==> inputs of job 9096 <==
## my_top_architecture
module my_top_architecture (
    input clock,
    input resetn,
    input tunning,  
    input mode_switch,  
    input increment_button,  
    output wire [47:0] segment_out
);
clock: 15.0 ns
lec_check: 0
abc_area: 1
cap_margin: 20
core_margin: 2
core_utilization: 66
cts_cluster_diameter: 309
cts_cluster_size: 99
place_density: 0.6
setup_slack_margin: 4.35
slew_margin: 20
run.sh (not shown) runs the stock make flow with config.mk's settings and CLKGATE_MAP_FILE=.
==> job 9503 (differences from job 9096) <==
ABC_AREA = not set   (was 1)
CORE_UTILIZATION = 51   (was 66)
CTS_CLUSTER_DIAMETER = not set   (was 309)
CTS_CLUSTER_SIZE = not set   (was 99)
SETUP_SLACK_MARGIN = not set   (was 4.35)
==> flow/constraint.sdc (replaced) <==
create_clock -name core_clock -period 21.0 [get_ports {clock}]
set_input_delay 4.2000 -clock core_clock [delete_from_list [all_inputs] [get_ports {clock}]]
set_output_delay 4.2000 -clock core_clock [all_outputs]
set_load 0.01 [all_outputs]
==> job 8540 (differences from job 9096) <==
ABC_AREA = not set   (was 1)
CORE_UTILIZATION = 24   (was 66)
CTS_CLUSTER_DIAMETER = not set   (was 309)
CTS_CLUSTER_SIZE = not set   (was 99)
SETUP_SLACK_MARGIN = not set   (was 4.35)
==> flow/constraint.sdc (replaced) <==
create_clock -name core_clock -period 21.0 [get_ports {clock}]
set_input_delay 4.2000 -clock core_clock [delete_from_list [all_inputs] [get_ports {clock}]]
set_output_delay 4.2000 -clock core_clock [all_outputs]
set_load 0.01 [all_outputs]
==> job 2261 (differences from job 9096) <==
ABC_AREA = not set   (was 1)
CORE_UTILIZATION = 64   (was 66)
CTS_CLUSTER_DIAMETER = not set   (was 309)
CTS_CLUSTER_SIZE = not set   (was 99)
SETUP_SLACK_MARGIN = not set   (was 4.35)
==> flow/constraint.sdc (replaced) <==
create_clock -name core_clock -period 14.4 [get_ports {clock}]
set_input_delay 2.8800 -clock core_clock [delete_from_list [all_inputs] [get_ports {clock}]]
set_output_delay 2.8800 -clock core_clock [all_outputs]
set_load 0.01 [all_outputs]
==> results.json <==
{
  "final_standard_cell_count_with_taps_included_and_fillers_excluded": 3393,
  "combAreaFraction_pct": 72.5,
  "grt_util_met3_pct": 3.07,
  "run_status": "complete, no violations",
  "max-slew-margin-rel_pct": 34.2,
  "routedWlPerCell_um": 18.9,
  "gp_congestion": 0.952
}
That was job 2261.
==> results.json <==
{
  "max-slew-margin-rel_pct": 28.9,
  "final_standard_cell_count_with_taps_included_and_fillers_excluded": 3522,
  "combAreaFraction_pct": 71.8,
  "grt_util_met3_pct": 2.71,
  "routedWlPerCell_um": 18.7,
  "synthTopLogicFamily": "AND-OR/OR-AND gates",
  "detailroute.wirelength.met3_mm": 3.60,
  "run_status": "complete, no violations",
  "gp_congestion": 0.953
}
That was job 9503.
==> results.json <==
{
  "final_standard_cell_count_with_taps_included_and_fillers_excluded": 4199,
  "grt_util_met3_pct": 2.01,
  "run_status": "complete, no violations",
  "combAreaFraction_pct": 69.4,
  "gp_congestion": 0.887,
  "routedWlPerCell_um": 16.2
}
That was job 8540.
==> results.json <==
{
  "run_status": "complete, no violations",
  "gp_congestion": 0.902,
  "routedWlPerCell_um": 20.5,
  "combAreaFraction_pct": 61.6,
  "grt_util_met3_pct": 3.64,
  "max-slew-margin-rel_pct": 32.4
}
That was job 9096.


==> run a: inputs <==
==> flow/design.v <==
module edge_detector (
    input clock,
    input resetn,
    input increment_button,
    input tunning,
    output reg increment_signal
);
reg increment_button_prev;
reg reset_delay;  
always @(posedge clock or negedge resetn) begin
    if (!resetn) begin
        increment_button_prev <= 0;
        increment_signal <= 0;
        reset_delay <= 1'b1;  
    end else begin
        if (reset_delay != 1'b0) begin
            reset_delay <= reset_delay - 1'b1;
            increment_signal <= 0;  
        end else begin
            if (!increment_button_prev && increment_button && tunning) begin
                increment_signal <= 1;  
            end else begin
                increment_signal <= 0;  
            end
        end
        increment_button_prev <= increment_button;  
    end
end
endmodule
module my_counter #
(
    parameter counter_size = 31,
    parameter counter_limit = 32'd50000000
)
(
    input clock,
    input resetn,
    input enable,
    output reg [counter_size:0] counter
);
always @ (posedge clock or negedge resetn)
begin
    if (resetn == 1'b0) begin
        counter <= 'b0;
    end
    else begin
        if (enable == 1'b1) begin
            if (counter == counter_limit) begin
                counter <= 'b0;
            end
            else begin
                counter <= counter + 1'b1;
            end    
        end
        else begin
            counter <= counter;
        end
    end
end
endmodule
module my_signal_pulse #(
	parameter signal_period_one = 32'd50000000
)
(
input clock,
input resetn,
input [31:0] counter, 
output reg signal_gen
);
always @ (posedge clock or negedge resetn)
begin
  if(resetn == 1'b0) begin
    signal_gen <= 1'b0;
   end  
   else begin
	if(counter == signal_period_one) begin
		signal_gen <= 1'b1;
	end
	else begin
		signal_gen <= 1'b0;
	end
   end 
end
endmodule
module my_decoder (
    input clock,
    input resetn,
    input [31:0] seconds_in,
    input [31:0] minutes_in,
    input [31:0] hours_in,
    output reg [47:0] segment_out  
);
function [7:0] digit_to_segment;
    input [3:0] digit;
    case (digit)
        4'd0: digit_to_segment = 8'b11000000;  
        4'd1: digit_to_segment = 8'b11111001;  
        4'd2: digit_to_segment = 8'b10100100;  
        4'd3: digit_to_segment = 8'b10110000;  
        4'd4: digit_to_segment = 8'b10011001;  
        4'd5: digit_to_segment = 8'b10010010;  
        4'd6: digit_to_segment = 8'b10000010;  
        4'd7: digit_to_segment = 8'b11111000;  
        4'd8: digit_to_segment = 8'b10000000;  
        4'd9: digit_to_segment = 8'b10010000;  
        default: digit_to_segment = 8'b11000000;  
    endcase
endfunction
always @(posedge clock or negedge resetn) begin
    if (!resetn) begin
        segment_out <= {digit_to_segment(4'd0), digit_to_segment(4'd0), digit_to_segment(4'd0),
		  digit_to_segment(4'd0), digit_to_segment(4'd0), digit_to_segment(4'd0)};  
    end else begin
        if (seconds_in < 32'd60 && minutes_in < 32'd60 && hours_in < 32'd24) begin
            segment_out[7:0]   <= digit_to_segment(seconds_in % 10);  
            segment_out[15:8]  <= digit_to_segment(seconds_in / 10);  
            segment_out[23:16] <= digit_to_segment(minutes_in % 10);  
            segment_out[31:24] <= digit_to_segment(minutes_in / 10);  
            segment_out[39:32] <= digit_to_segment(hours_in % 10);    
            segment_out[47:40] <= digit_to_segment(hours_in / 10);    
        end else begin
            segment_out <= {digit_to_segment(4'd0), digit_to_segment(4'd0), digit_to_segment(4'd0), 
				digit_to_segment(4'd0), digit_to_segment(4'd0), digit_to_segment(4'd0)}; 
        end
    end
end
endmodule
module my_top_architecture (
    input clock,
    input resetn,
    input tunning,  
    input mode_switch,  
    input increment_button,  
    output wire [47:0] segment_out
);
wire [31:0] main_counter;
wire [31:0] seconds_counter;
wire [31:0] minutes_counter;
wire [31:0] hours_counter;
wire enable_seconds_counter;
wire enable_minutes_counter;
wire enable_hours_counter;
wire increment_signal;  
edge_detector edge_detector_inst (
    .clock(clock),
    .resetn(resetn),
    .increment_button(increment_button),
    .tunning(tunning),
    .increment_signal(increment_signal)
);
my_counter #(
    .counter_size(31),
    .counter_limit(32'd999)  
) main_counter_inst (
    .clock(clock),
    .resetn(resetn),
    .enable(1'b1),  
    .counter(main_counter)
);
my_signal_pulse #(
    .signal_period_one(32'd999)  
) my_signal_pulse_inst (
    .clock(clock),
    .resetn(resetn),
    .counter(main_counter),
    .signal_gen(enable_seconds_counter)  
);
my_counter #(
    .counter_size(31),
    .counter_limit(32'd59)  
) seconds_counter_inst (
    .clock(clock),
    .resetn(resetn),
    .enable(enable_seconds_counter && !tunning),  
    .counter(seconds_counter)
);
assign enable_minutes_counter = (enable_seconds_counter && (seconds_counter == 32'd59) && !tunning);
my_counter #(
    .counter_size(31),
    .counter_limit(32'd59)
) minutes_counter_inst (
    .clock(clock),
    .resetn(resetn),
    .enable(enable_minutes_counter || (increment_signal && mode_switch)),  
    .counter(minutes_counter)
);
assign enable_hours_counter = (enable_minutes_counter && (minutes_counter == 32'd59) && !tunning);
my_counter #(
    .counter_size(31),
    .counter_limit(32'd23)  
) hours_counter_inst (
    .clock(clock),
    .resetn(resetn),
    .enable(enable_hours_counter || (increment_signal && !mode_switch)),  
    .counter(hours_counter)
);
my_decoder my_decoder_inst (
    .clock(clock),
    .resetn(resetn),
    .seconds_in(seconds_counter),
    .minutes_in(minutes_counter),
    .hours_in(hours_counter),
    .segment_out(segment_out)
);
endmodule
==> flow/run.sh <==
#!/bin/bash
# the make line also repeats each setting of config.mk as NAME=value (left out here)
make -C /OpenROAD-flow-scripts/flow DESIGN_CONFIG=/design/flow/config.mk WORK_HOME=/design/flow/orfs CLKGATE_MAP_FILE= finish
==> flow/config.mk <==
export PLATFORM = sky130hd
export DESIGN_NAME = my_top_architecture
export DESIGN_NICKNAME = my_top_architecture
export VERILOG_FILES = /design/flow/design.v
export SDC_FILE = /design/flow/constraint.sdc
export NUM_CORES = 4
export LEC_CHECK = 0
export ABC_AREA = 1
export CAP_MARGIN = 20
export CORE_MARGIN = 2
export CORE_UTILIZATION = 72
export GPL_ROUTABILITY_DRIVEN = 1
export MAX_ROUTING_LAYER = met5
export MIN_ROUTING_LAYER = met1
export PLACE_DENSITY_LB_ADDON = 0.2
export SETUP_SLACK_MARGIN = 0.49
export SLEW_MARGIN = 40
==> flow/constraint.sdc <==
create_clock -name core_clock -period 12.6 [get_ports {clock}]
set_input_delay 2.5200 -clock core_clock [delete_from_list [all_inputs] [get_ports {clock}]]
set_output_delay 2.5200 -clock core_clock [all_outputs]
set_load 0.01 [all_outputs]
==> run b: changes against run a <==
- CORE_UTILIZATION: 72 -> 58
- PLACE_DENSITY_LB_ADDON: 0.2 -> 0.05
- SLEW_MARGIN: 40 -> 5
==> flow/constraint.sdc (replaced) <==
create_clock -name core_clock -period 10.7 [get_ports {clock}]
set_input_delay 2.1400 -clock core_clock [delete_from_list [all_inputs] [get_ports {clock}]]
set_output_delay 2.1400 -clock core_clock [all_outputs]
set_load 0.01 [all_outputs]
==> run c: changes against run a <==
- CTS_CLUSTER_SIZE: not set -> 20
- SETUP_SLACK_MARGIN: 0.49 -> 1.36
==> run d: changes against run a <==
- CORE_UTILIZATION: 72 -> 59
- PLACE_DENSITY_LB_ADDON: 0.2 -> 0.05
==> flow/constraint.sdc (replaced) <==
create_clock -name core_clock -period 10.7 [get_ports {clock}]
set_input_delay 2.1400 -clock core_clock [delete_from_list [all_inputs] [get_ports {clock}]]
set_output_delay 2.1400 -clock core_clock [all_outputs]
set_load 0.01 [all_outputs]
==> comparison table <==
|  | run c | run b | run d | run a |
|---|---|---|---|---|
| Post-route non-filler standard cell count | - | 3220 | 3229 | 3019 |
| Register-to-Register Path Depth | - | 124 | 129 | 118 |
| Launch point of the worst reg-to-reg path | - | hours_counter_inst.counter[29] | seconds_counter_inst.counter[30] | hours_counter_inst.counter[30] |
| DP Wirelength | 29.3 mm | 29.0 mm | 29.4 mm | 29.3 mm |
| Total stage count of the critical path | - | 124 | 129 | 118 |
| Seq/total area | - | 18.5% | 18.5% | 21.8% |
| Clock transition at path regs | - | 0.08 ns | 0.07 ns | 0.08 ns |
| Storage element area | - | 0.00437 mm^2 | 0.00437 mm^2 | 0.00437 mm^2 |
| Count of endpoints failing setup in the final report | - | 41 | 40 | 0 |
| Final slew viol count | - | 9 | 0 | 0 |
| Outcome | stopped before the end | failed layout checks | failed layout checks | timing/DRC/antenna clean |
| Last stage reached | global routing (5_1_grt) | - | - | - |
| Layout check failures | - | max-capacitance violations, max-slew violations, negative setup slack | negative setup slack | - |
